== red ==
## arkanoid_audio
module arkanoid_audio
(
	input                clk_48m,
	input                reset,       
	input          [9:0] sound_raw,   
	input                pause,
	input                vol_boost,
	output signed [15:0] sound
);
reg [8:0] div;
always @(posedge clk_48m) begin
	if(!reset)
		div <= 9'd0;
	else
		div <= div + 9'd1;
end
wire dcrm_cen = !div;
wire signed [15:0] sound_dcrm;
jt49_dcrm2 #(16) dcrm
(
	.clk(clk_48m),
	.cen(dcrm_cen),
	.rst(~reset),
	.din({5'd0, sound_raw}),
	.dout(sound_dcrm)
);
wire signed [15:0] sound_filtered;
arkanoid_lpf lpf
(
	.clk(clk_48m),
	.reset(~reset),
	.in(sound_dcrm),
	.out(sound_filtered)
);
assign sound = pause ? 16'd0 : vol_boost ? (sound_filtered <<< 16'd5) : (sound_filtered <<< 16'd4);
endmodule
For scale: ~2,500 cells after synthesis, roughly 30 I/O pins, ~22,000 µm² of cells after synthesis.
Settings: LEC_CHECK=0, ABC_AREA=0, CAP_MARGIN=20, CELL_PAD_IN_SITES_DETAIL_PLACEMENT=2, CELL_PAD_IN_SITES_GLOBAL_PLACEMENT=2, CORE_ASPECT_RATIO=1.11, CORE_MARGIN=10, CORE_UTILIZATION=15, CTS_CLUSTER_DIAMETER=343, CTS_CLUSTER_SIZE=45, GPL_TIMING_DRIVEN=0, HOLD_SLACK_MARGIN=0.19, MAX_ROUTING_LAYER=met4, PLACE_DENSITY_LB_ADDON=0.04, SLEW_MARGIN=5, TNS_END_PERCENT=40; clock period 17.0 ns.
run.sh (not shown) runs the stock make flow with config.mk's settings and CLKGATE_MAP_FILE=.
Here is what was changed in the inputs of blue compared with red.
# red
export LEC_CHECK = 0
export ABC_AREA = 0
export CAP_MARGIN = 20
export CELL_PAD_IN_SITES_DETAIL_PLACEMENT = 2
export CELL_PAD_IN_SITES_GLOBAL_PLACEMENT = 2
export CORE_ASPECT_RATIO = 1.11
export CORE_MARGIN = 10
export CORE_UTILIZATION = 15
export CTS_CLUSTER_DIAMETER = 343
export CTS_CLUSTER_SIZE = 45
export GPL_TIMING_DRIVEN = 0
export HOLD_SLACK_MARGIN = 0.19
export MAX_ROUTING_LAYER = met4
export PLACE_DENSITY_LB_ADDON = 0.04
export SLEW_MARGIN = 5
export TNS_END_PERCENT = 40
create_clock -name core_clock -period 17.0 [get_ports {clk_48m}]
# blue
export LEC_CHECK = 0
export CAP_MARGIN = 20
export CORE_MARGIN = 2
export CORE_UTILIZATION = 69
export SLEW_MARGIN = 20
create_clock -name core_clock -period 12.3 [get_ports {clk_48m}]
- Per the comparison of blue with red, proportion of cell area occupied by registers has increased; maximum operating frequency has increased; register-to-register slack has decreased; power has increased.
- From red to blue, area figure in the yosys stat output did not move at all.
- blue vs red — floorplan row count dropped about 56%.
- In the flow results for red and blue, the via count of the first global-routing pass is larger on red.
- Reported for red and blue, count of flip-flops and latches turned out identical to the last digit.
- In blue the required time of the critical path turned out 4730 ps lower than in red.

* * *

Starting RTL as in the previous note.
Settings: LEC_CHECK=0, CAP_MARGIN=20, CELL_PAD_IN_SITES_DETAIL_PLACEMENT=0, CORE_ASPECT_RATIO=0.89, CORE_MARGIN=7, CORE_UTILIZATION=60, CTS_CLUSTER_DIAMETER=292, CTS_CLUSTER_SIZE=99, GPL_ROUTABILITY_DRIVEN=0, HOLD_SLACK_MARGIN=0.12, MAX_ROUTING_LAYER=met4, MIN_ROUTING_LAYER=met1, PLACE_DENSITY=0.64, SETUP_SLACK_MARGIN=1.77, SLEW_MARGIN=40; clock period 8.89 ns.
The starting point completed and failed the layout checks on setup timing.
Change:
ABC_AREA = 1   (was unset)
CORE_MARGIN = 2   (was 7)
CORE_UTILIZATION = 72   (was 60)
CTS_CLUSTER_DIAMETER = unset   (was 292)
CTS_CLUSTER_SIZE = 13   (was 99)
HOLD_SLACK_MARGIN = -0.08   (was 0.12)
PLACE_DENSITY = unset   (was 0.64)
PLACE_DENSITY_LB_ADDON = 0.09   (was unset)
SETUP_SLACK_MARGIN = unset   (was 1.77)
SLEW_MARGIN = 0   (was 40)
=> The changed run ran to the end with violations: setup timing. Setup slack improves by 4.9 ps. Via count rises by 25%. Die size decreases by 21%. Routed wire length is higher by 34%. Clock skew barely changes. Fmax barely changes. Final cell count increases by 7.6%.
Change:
ABC_AREA = unset   (was 1)
CTS_CLUSTER_SIZE = 22   (was 13)
SLEW_MARGIN = 40   (was 0)
=> The new run finished with setup timing left; fmax is lower by 2.7%; via count came out lower by 17%; design area fell by about 6%; cell count decreases by 11%; hold slack is better by 5.1 ps; utilization drops by 2.1 points.

* * *

Starting RTL as in the previous note.
Settings: LEC_CHECK=0, CAP_MARGIN=20, CORE_MARGIN=2, CORE_UTILIZATION=67, CTS_CLUSTER_DIAMETER=264, CTS_CLUSTER_SIZE=99, SETUP_SLACK_MARGIN=-1.74, SLEW_MARGIN=20; clock period 20.0 ns.
The starting point finished with timing, DRC and antenna clean.
Then changed:
- CELL_PAD_IN_SITES_DETAIL_PLACEMENT: unset -> 1
- CELL_PAD_IN_SITES_GLOBAL_PLACEMENT: unset -> 3
- CORE_MARGIN: 2 -> 8
- CORE_UTILIZATION: 67 -> 54
- CTS_CLUSTER_DIAMETER: 264 -> unset
- CTS_CLUSTER_SIZE: 99 -> 90
- GPL_ROUTABILITY_DRIVEN: unset -> 0
- PLACE_DENSITY_LB_ADDON: unset -> 0.16
- SETUP_SLACK_MARGIN: -1.74 -> -1.72
- SLEW_MARGIN: 20 -> 10
- TNS_END_PERCENT: unset -> 5
Effect: The changed run ended with an error in global placement without I/O (FLW-0024). Die area came out higher by 38%. Synthesized area does not change. Synthesized cell count is unchanged.
Then changed:
- CELL_PAD_IN_SITES_DETAIL_PLACEMENT: 1 -> unset
- CELL_PAD_IN_SITES_GLOBAL_PLACEMENT: 3 -> unset
- CORE_MARGIN: 8 -> 2
- CORE_UTILIZATION: 54 -> 67
- CTS_CLUSTER_DIAMETER: unset -> 285
- CTS_CLUSTER_SIZE: 90 -> 98
- GPL_ROUTABILITY_DRIVEN: 0 -> unset
- PLACE_DENSITY: unset -> 0.36
- PLACE_DENSITY_LB_ADDON: 0.16 -> unset
- SETUP_SLACK_MARGIN: -1.72 -> -1.74
- SLEW_MARGIN: 10 -> 20
- TNS_END_PERCENT: 5 -> unset
The new run ran to the end with no violations.
Synthesized area stays the same.
Synthesized cell count stays the same.
Die size came out lower by a quarter to a third.

* * *

arkanoid_audio again, from the RTL that the note above started with.
Settings: LEC_CHECK=0, CAP_MARGIN=20, CELL_PAD_IN_SITES_DETAIL_PLACEMENT=1, CORE_MARGIN=2, CORE_UTILIZATION=54, CTS_CLUSTER_SIZE=90, PLACE_DENSITY_LB_ADDON=0.16, SETUP_SLACK_MARGIN=-1.72, SLEW_MARGIN=10, TNS_END_PERCENT=5; clock period 20.0 ns.
The baseline produced a clean layout.
Then changed:
- ABC_AREA: unset -> 1
- CELL_PAD_IN_SITES_DETAIL_PLACEMENT: 1 -> 2
- CORE_UTILIZATION: 54 -> 40
- CTS_CLUSTER_SIZE: 90 -> unset
- HOLD_SLACK_MARGIN: unset -> 0.19
- PLACE_DENSITY_LB_ADDON: 0.16 -> unset
- SETUP_SLACK_MARGIN: -1.72 -> unset
- SLEW_MARGIN: 10 -> 20
- TNS_END_PERCENT: 5 -> unset
After rerunning:
- The changed run completed with no timing, DRC or antenna violations
- count of clock-buffer cells in the layout came out higher by 2
- die size came out higher by 39%
- final area came out higher by 5.2%
- hold slack gets better by 0.023 ns
- clock skew barely changes
- power came out higher by 41%
- synthesized area came out higher by 3.9%
- core utilization came out lower by 14 points
- combinational power came out higher by 67%
- register-to-register slack gets worse by 0.69 ns
- wire length came out higher by 68%
Then changed:
- ABC_AREA: 1 -> unset
- CELL_PAD_IN_SITES_DETAIL_PLACEMENT: 2 -> unset
- CORE_UTILIZATION: 40 -> 67
- CTS_CLUSTER_DIAMETER: unset -> 399
- CTS_CLUSTER_SIZE: unset -> 100
- HOLD_SLACK_MARGIN: 0.19 -> unset
- SETUP_SLACK_MARGIN: unset -> 0.34
Outcome: The changed run went through all stages and came out clean. Final area drops by a few percent. Via count fell by about a fifth. Non-clock buffer count grows by 5. Synthesized area shrinks by a few percent. Count of clock-buffer cells in the layout is unchanged. Synthesized cell count decreases by roughly a tenth. Routed wire length is lower by well over a third. Flip-flop count does not change. Register-to-register slack improved by 1.1 ns. Worst setup slack improves by 1.1 ns.
Then changed:
- CELL_PAD_IN_SITES_DETAIL_PLACEMENT: unset -> 1
- CORE_UTILIZATION: 67 -> 66
- CTS_CLUSTER_DIAMETER: 399 -> unset
- CTS_CLUSTER_SIZE: 100 -> 93
- SETUP_SLACK_MARGIN: 0.34 -> 2.68
- SLEW_MARGIN: 20 -> 10
Result:
- worst hold slack gets better by 0.011 ns
- power increases by about a fifth
- final cell count came out higher slightly
- via count rises by a quarter to a third
- routed wire length grows by well over a third
- worst setup slack gets worse by 1.9 ns
- clock power rises by roughly a tenth
- register-to-register slack loses 1.9 ns
- count of clock-buffer cells in the layout fell by 1

* * *

## run A
Starting RTL as in the previous note.
clock: 8.89 ns
lec_check: 0
cap_margin: 20
cell_pad_in_sites_detail_placement: 2
core_aspect_ratio: 0.89
core_margin: 4
core_utilization: 20
cts_cluster_diameter: 231
cts_cluster_size: 55
gpl_routability_driven: 0
hold_slack_margin: 0.12
max_routing_layer: met4
min_routing_layer: met1
slew_margin: 5
Finished, but not clean: run A, with setup timing.
### run A -> run B
Settings: PLACE_DENSITY_LB_ADDON: unset -> 0.09; SLEW_MARGIN: 5 -> 40; CORE_MARGIN: 4 -> 2; CORE_UTILIZATION: 20 -> 61; CELL_PAD_IN_SITES_DETAIL_PLACEMENT: 2 -> 0; CTS_CLUSTER_DIAMETER: 231 -> unset.
- In run B the implementation ran to completion but is not tape-out ready, as the final checks report setup timing.
- From run A to run B the numbers moved as follows: sequential share of layout area moved up; design area moved down; core utilization at floorplan moved up.
- Run B ended with less fraction of power consumed by combinational cells than run A.
- Compared to run A, the routing of run B uses less wire.
- Run B gives more global-route usage over all layers than run A did.
- Run B against run A: clock network fraction of total power rose 1.6 points, number of standard cells in the final layout excluding fillers fell about 24%.
Changes in run C relative to run B:
Settings: CTS_CLUSTER_DIAMETER newly set to 27; CTS_CLUSTER_SIZE changed from 55 to 25; SETUP_SLACK_MARGIN newly set to 2.18; HOLD_SLACK_MARGIN changed from 0.12 to -0.08; PLACE_DENSITY_LB_ADDON changed from 0.09 to 0.01; CORE_UTILIZATION changed from 61 to 72.
[summary]
The flow completed for run C, but it is not clean: the layout still shows setup timing. The proportion of cell area occupied by multi-input gates in run C sits 0.55 points above the value recorded for run B. Run C against run B: number of antenna violations at the first check in global routing shows a reduction of 1; clock network power share has decreased. Relative to run B, layout clock buffer count decreased by 1 in run C. In the metrics for run B and run C, the one carrying the lower switching share of power is run B. The worst hold slack after final layout was comparable across run B and run C. Going from run B to run C, setup total negative slack lost 2.85 ns, design area has increased, maximum clock frequency now smaller, sequential portion of the cell area neither gained nor lost much.

* * *

Starting RTL as in the previous note.
Design arkanoid_audio, start of the top module:
module arkanoid_audio
(
	input                clk_48m,
	input                reset,       
	input          [9:0] sound_raw,   
	input                pause,
	input                vol_boost,
	output signed [15:0] sound
);
Settings: LEC_CHECK=0, CAP_MARGIN=20, CELL_PAD_IN_SITES_DETAIL_PLACEMENT=1, CORE_ASPECT_RATIO=0.89, CORE_MARGIN=4, CORE_UTILIZATION=20, CTS_CLUSTER_DIAMETER=231, CTS_CLUSTER_SIZE=55, GPL_ROUTABILITY_DRIVEN=0, HOLD_SLACK_MARGIN=0.12, MAX_ROUTING_LAYER=met4, MIN_ROUTING_LAYER=met1, PLACE_DENSITY=0.94, SLEW_MARGIN=5, TNS_END_PERCENT=50; clock period 8.89 ns.
The starting point reached the layout checks and failed them: negative setup slack.
Edit:
==> flow/config.mk (replaced) <==
export PLATFORM = sky130hd
export DESIGN_NAME = arkanoid_audio
export DESIGN_NICKNAME = arkanoid_audio
export VERILOG_FILES = /design/flow/design.v
export SDC_FILE = /design/flow/constraint.sdc
export NUM_CORES = 4
export LEC_CHECK = 0
export CAP_MARGIN = 20
export CELL_PAD_IN_SITES_DETAIL_PLACEMENT = 2
export CORE_ASPECT_RATIO = 0.89
export CORE_MARGIN = 4
export CORE_UTILIZATION = 20
export CTS_CLUSTER_SIZE = 55
export GPL_ROUTABILITY_DRIVEN = 0
export HOLD_SLACK_MARGIN = 0.12
export MAX_ROUTING_LAYER = met4
export MIN_ROUTING_LAYER = met2
export PLACE_DENSITY_LB_ADDON = 0.09
export SLEW_MARGIN = 5
Effect:
- The new run completed, yet does not pass: negative setup slack
- wire length came out lower by about 25%
- worst setup slack gets better by 710 ps
- via count grows by about 14%
- cell count goes up by 2.4%
- non-clock buffer count is higher by 96
- synthesized cell count does not change
- fmax went up by 7.3%
- sequential cell count is unchanged
- count of clock-buffer cells in the layout is unchanged
Edit:
==> flow/config.mk (replaced) <==
export PLATFORM = sky130hd
export DESIGN_NAME = arkanoid_audio
export DESIGN_NICKNAME = arkanoid_audio
export VERILOG_FILES = /design/flow/design.v
export SDC_FILE = /design/flow/constraint.sdc
export NUM_CORES = 4
export LEC_CHECK = 0
export CAP_MARGIN = 20
export CELL_PAD_IN_SITES_DETAIL_PLACEMENT = 0
export CORE_ASPECT_RATIO = 0.89
export CORE_MARGIN = 7
export CORE_UTILIZATION = 65
export CTS_CLUSTER_DIAMETER = 292
export CTS_CLUSTER_SIZE = 100
export GPL_ROUTABILITY_DRIVEN = 0
export MAX_ROUTING_LAYER = met4
export MIN_ROUTING_LAYER = met1
export PLACE_DENSITY = 0.64
export SLEW_MARGIN = 40
What happened: The changed run finished but fails on negative setup slack; sequential power went down by about 0.7%; power goes down by 7.7%; critical path depth does not change; routed wire length shrinks by 30%; setup slack improved by 120 ps; sequential share of layout area came out higher by 0.63 points; die area goes down by 66%; design area is lower by 8.1%; clock skew came out lower by 19 ps; sequential cell count stays the same; hold slack is about the same.
Edit:
==> flow/config.mk (replaced) <==
export PLATFORM = sky130hd
export DESIGN_NAME = arkanoid_audio
export DESIGN_NICKNAME = arkanoid_audio
export VERILOG_FILES = /design/flow/design.v
export SDC_FILE = /design/flow/constraint.sdc
export NUM_CORES = 4
export LEC_CHECK = 0
export ABC_AREA = 1
export CAP_MARGIN = 20
export CELL_PAD_IN_SITES_DETAIL_PLACEMENT = 0
export CORE_ASPECT_RATIO = 0.89
export CORE_MARGIN = 4
export CORE_UTILIZATION = 20
export CTS_CLUSTER_DIAMETER = 251
export CTS_CLUSTER_SIZE = 55
export GPL_ROUTABILITY_DRIVEN = 0
export HOLD_SLACK_MARGIN = 0.12
export MAX_ROUTING_LAYER = met4
export MIN_ROUTING_LAYER = met1
export PLACE_DENSITY = 0.94
export SLEW_MARGIN = 40
export TNS_END_PERCENT = 50
Outcome: The new run completed, yet does not pass: negative setup slack; register-to-register slack improves by 120 ps; critical path depth is higher by 2; total power is higher by 30%; combinational power is higher by 48%; area after synthesis is higher by 3.9%.
Edit:
==> flow/config.mk (replaced) <==
export PLATFORM = sky130hd
export DESIGN_NAME = arkanoid_audio
export DESIGN_NICKNAME = arkanoid_audio
export VERILOG_FILES = /design/flow/design.v
export SDC_FILE = /design/flow/constraint.sdc
export NUM_CORES = 4
export LEC_CHECK = 0
export CAP_MARGIN = 20
export CELL_PAD_IN_SITES_DETAIL_PLACEMENT = 0
export CORE_ASPECT_RATIO = 0.5
export CORE_MARGIN = 7
export CORE_UTILIZATION = 20
export CTS_CLUSTER_DIAMETER = 292
export CTS_CLUSTER_SIZE = 99
export GPL_ROUTABILITY_DRIVEN = 0
export HOLD_SLACK_MARGIN = 0.12
export MAX_ROUTING_LAYER = met4
export MIN_ROUTING_LAYER = met1
export PLACE_DENSITY = 0.64
export SLEW_MARGIN = 40
The changed run produced a layout that fails on negative setup slack.
Power decreases by a quarter to a third.
Via count drops by about a fifth.
Setup slack loses 100 ps.
Final cell count drops by a little under a tenth.
Edit:
==> flow/config.mk (replaced) <==
export PLATFORM = sky130hd
export DESIGN_NAME = arkanoid_audio
export DESIGN_NICKNAME = arkanoid_audio
export VERILOG_FILES = /design/flow/design.v
export SDC_FILE = /design/flow/constraint.sdc
export NUM_CORES = 4
export LEC_CHECK = 0
export CAP_MARGIN = 20
export CELL_PAD_IN_SITES_DETAIL_PLACEMENT = 0
export CORE_ASPECT_RATIO = 0.89
export CORE_MARGIN = 2
export CORE_UTILIZATION = 72
export CTS_CLUSTER_SIZE = 80
export GPL_ROUTABILITY_DRIVEN = 0
export HOLD_SLACK_MARGIN = -0.08
export MAX_ROUTING_LAYER = met4
export MIN_ROUTING_LAYER = met1
export PLACE_DENSITY = 0.39
export SLEW_MARGIN = 0
The new run finished but fails on negative setup slack.
Maximum frequency is lower by 0.97%.
Final cell count fell by 26%.
Area after synthesis does not change.
Core utilization came out higher by 59 points.
Combinational power barely changes.
Synthesized cell count stays the same.
Wire length goes up by 7.4%.
No activity file was given, so power comes from the tool's default toggle rates.
